## run A
Design digital_loc, start of the top module:
module digital_loc(
    input key_a,
    input key_b,
    input key_c,
    input key_d,
    input reset,
	 input clk,
    output [6:0] postion_state,
	 output  [3:0] x,
	 output reg [1:0] Led2,
	 output  [3:0] selector,
	 output reg dot,
	 output S_CLK,
	 output LR_CLK,
	 output M_CLK,
	 output  Sin
    );
Size in the first run: about 17000 um2 of cells after synthesis.
make LEC_CHECK=0 ABC_AREA=1 CAP_MARGIN=0 CORE_MARGIN=2 CORE_UTILIZATION=72 CTS_CLUSTER_DIAMETER=390 CTS_CLUSTER_SIZE=15 PLACE_DENSITY_LB_ADDON=0.05 SETUP_SLACK_MARGIN=0.37 SLEW_MARGIN=20 finish   # period 3.03 ns
run.sh (not shown) runs the stock make flow with config.mk's settings and CLKGATE_MAP_FILE=.
No stage failed in run A, and the final checks on the layout all came back clean.
diff inputs: run A => run B
Settings: SETUP_SLACK_MARGIN no longer set, was 0.37; CORE_UTILIZATION now 40, was 72; CTS_CLUSTER_DIAMETER no longer set, was 390; PLACE_DENSITY_LB_ADDON no longer set, was 0.05; ABC_AREA no longer set, was 1; CTS_CLUSTER_SIZE no longer set, was 15; CAP_MARGIN now 20, was 0; the clock period (ns, I/O delays scaled along) now 10.0, was 3.03.
Notes after the runs:
- Run B vs run A — core footprint climbed by more than half
- The total non-filler cell area in the finished layout in run B is 0.884 times that in run A.
- Post-route worst hold slack is lower on run A
Setup changes, run B to run C
Settings: a change of CORE_UTILIZATION from 40 to 10; a change of the clock period (ns, I/O delays scaled along) from 10.0 to 12.7.
[summary]
Run C: cell count is about 66% higher than what run B reported.
Re number of input and output port buffers inserted: no difference whatsoever between run C and run B.
Of run C and run B, the lower hold slack belongs to run B.
Looking at core utilization, run C sits below run B.
Between run C and run B, it is run C whose wire length is higher, by 3.5 mm.
Diff run B -> run C: logic share of the area now smaller, met1 track utilization from global routing decreased 19 points.
Edits applied to the flow inputs when going from run C to run D:
Settings: CORE_UTILIZATION: 10 -> 58; the clock period (ns, I/O delays scaled along): 12.7 -> 6.89.
Compared run C against run D; tightest hold margin within noise.
Relative to run C, pin slew with the least headroom to its limit has increased by 45 ps in run D.
Run D vs. run C: tally of filler cells in the layout fell by about 90%, detailed-route via count -about 0.8%.


Starting RTL as in the previous note.
==> flow/design.v (excerpt) <==
module digital_loc(
    input key_a,
    input key_b,
    input key_c,
    input key_d,
    input reset,
	 input clk,
    output [6:0] postion_state,
	 output  [3:0] x,
	 output reg [1:0] Led2,
	 output  [3:0] selector,
	 output reg dot,
	 output S_CLK,
	 output LR_CLK,
	 output M_CLK,
	 output  Sin
    );
clock: 10.0 ns
lec_check: 0
cap_margin: 20
core_margin: 8
core_utilization: 40
hold_slack_margin: -0.08
slew_margin: 30
Change:
--- a/flow/config.mk
+++ b/flow/config.mk
@@ -7,6 +7,6 @@
 export LEC_CHECK = 0
+export ABC_AREA = 1
 export CAP_MARGIN = 20
-export CORE_MARGIN = 8
-export CORE_UTILIZATION = 40
-export HOLD_SLACK_MARGIN = -0.08
-export SLEW_MARGIN = 30
+export CORE_MARGIN = 2
+export CORE_UTILIZATION = 72
+export SLEW_MARGIN = 20
==> flow/constraint.sdc (replaced) <==
create_clock -name core_clock -period 2.97 [get_ports {clk}]
set_input_delay 0.5940 -clock core_clock [delete_from_list [all_inputs] [get_ports {clk}]]
set_output_delay 0.5940 -clock core_clock [all_outputs]
set_load 0.01 [all_outputs]
Result:
- Now the flow ran to the end with violations: hold timing
- global-route usage came out higher by 22 points
- routed wire length came out higher by about 30%
- total power came out higher to 3.4 times its value
- register-to-register slack got worse by 6.2 ns
- flip-flop count is unchanged
- sequential share of layout area came out lower by 3.4 points
- sequential power came out higher to 3.4 times its value
- die size came out lower by about 45%
- worst hold slack got worse by 0.51 ns
- via count came out higher by about 37%


Starting RTL as in the previous note.
clock: 2.95 ns
lec_check: 0
cap_margin: 20
cell_pad_in_sites_global_placement: 0
core_margin: 2
core_utilization: 72
cts_cluster_diameter: 32
gpl_timing_driven: 1
min_routing_layer: met1
place_density: 0.66
setup_slack_margin: 0.37
slew_margin: 20
The first run finished but failed the layout checks on negative setup slack.
Then changed:
CORE_UTILIZATION = 66   (was 72)
PLACE_DENSITY = 0.45   (was 0.66)
SETUP_SLACK_MARGIN = default   (was 0.37)
clock period = 3.46 ns   (was 2.95 ns; I/O delays follow)
Outcome: This time the run completed with no timing, DRC or antenna violations; global-route usage falls by 7.0 points; cell count falls by 2.3%; routed wire length falls by 25%; area after synthesis is unchanged.
Then changed:
ABC_AREA = 1   (was default)
CORE_UTILIZATION = 72   (was 66)
CTS_CLUSTER_DIAMETER = 105   (was 32)
PLACE_DENSITY = 0.66   (was 0.45)
clock period = 2.95 ns   (was 3.46 ns; I/O delays follow)
Effect: The new run completed, yet does not pass: negative hold slack, negative setup slack; utilization climbs by 3.9 points; hold slack gets worse by 0.16 ns; critical path depth climbs by 1; setup slack gets worse by 0.13 ns; count of clock-buffer cells in the layout drops by 26; total power drops by roughly a tenth; global-route usage climbs by 8.8 points; non-clock buffer count climbs by 27; cell count climbs by a quarter to a third; wire length climbs by a quarter to a third.
Then changed:
ABC_AREA = default   (was 1)
CTS_CLUSTER_DIAMETER = 231   (was 105)
PLACE_DENSITY = 0.38   (was 0.66)
With this change the flow ran to the end with violations: negative setup slack. Cell count is lower by a quarter to a third. Non-clock buffer count rises by 48. Die area falls by a little under a tenth. Setup slack loses 0.010 ns. Power went down by a few percent. Combinational power falls by a few percent. Routed wire length came out lower by about a fifth. Core utilization grows by 2.0 points. Via count goes down by about a fifth.
Then changed:
CELL_PAD_IN_SITES_GLOBAL_PLACEMENT = default   (was 0)
CORE_UTILIZATION = 40   (was 72)
CTS_CLUSTER_DIAMETER = default   (was 231)
GPL_TIMING_DRIVEN = default   (was 1)
MIN_ROUTING_LAYER = default   (was met1)
PLACE_DENSITY = default   (was 0.38)
clock period = 5.3 ns   (was 2.95 ns; I/O delays follow)
Now the flow finished with timing, DRC and antenna clean.
Utilization shrinks by 40 points.
Sequential cell count does not change.
Power went down by 42%.
Die size is higher by 78%.
Synthesized cell count stays the same.
Critical path depth is unchanged.
Register-to-register slack gets better by 1.6 ns.
Power figures rest on the tool's default switching activity, not on a simulated workload.
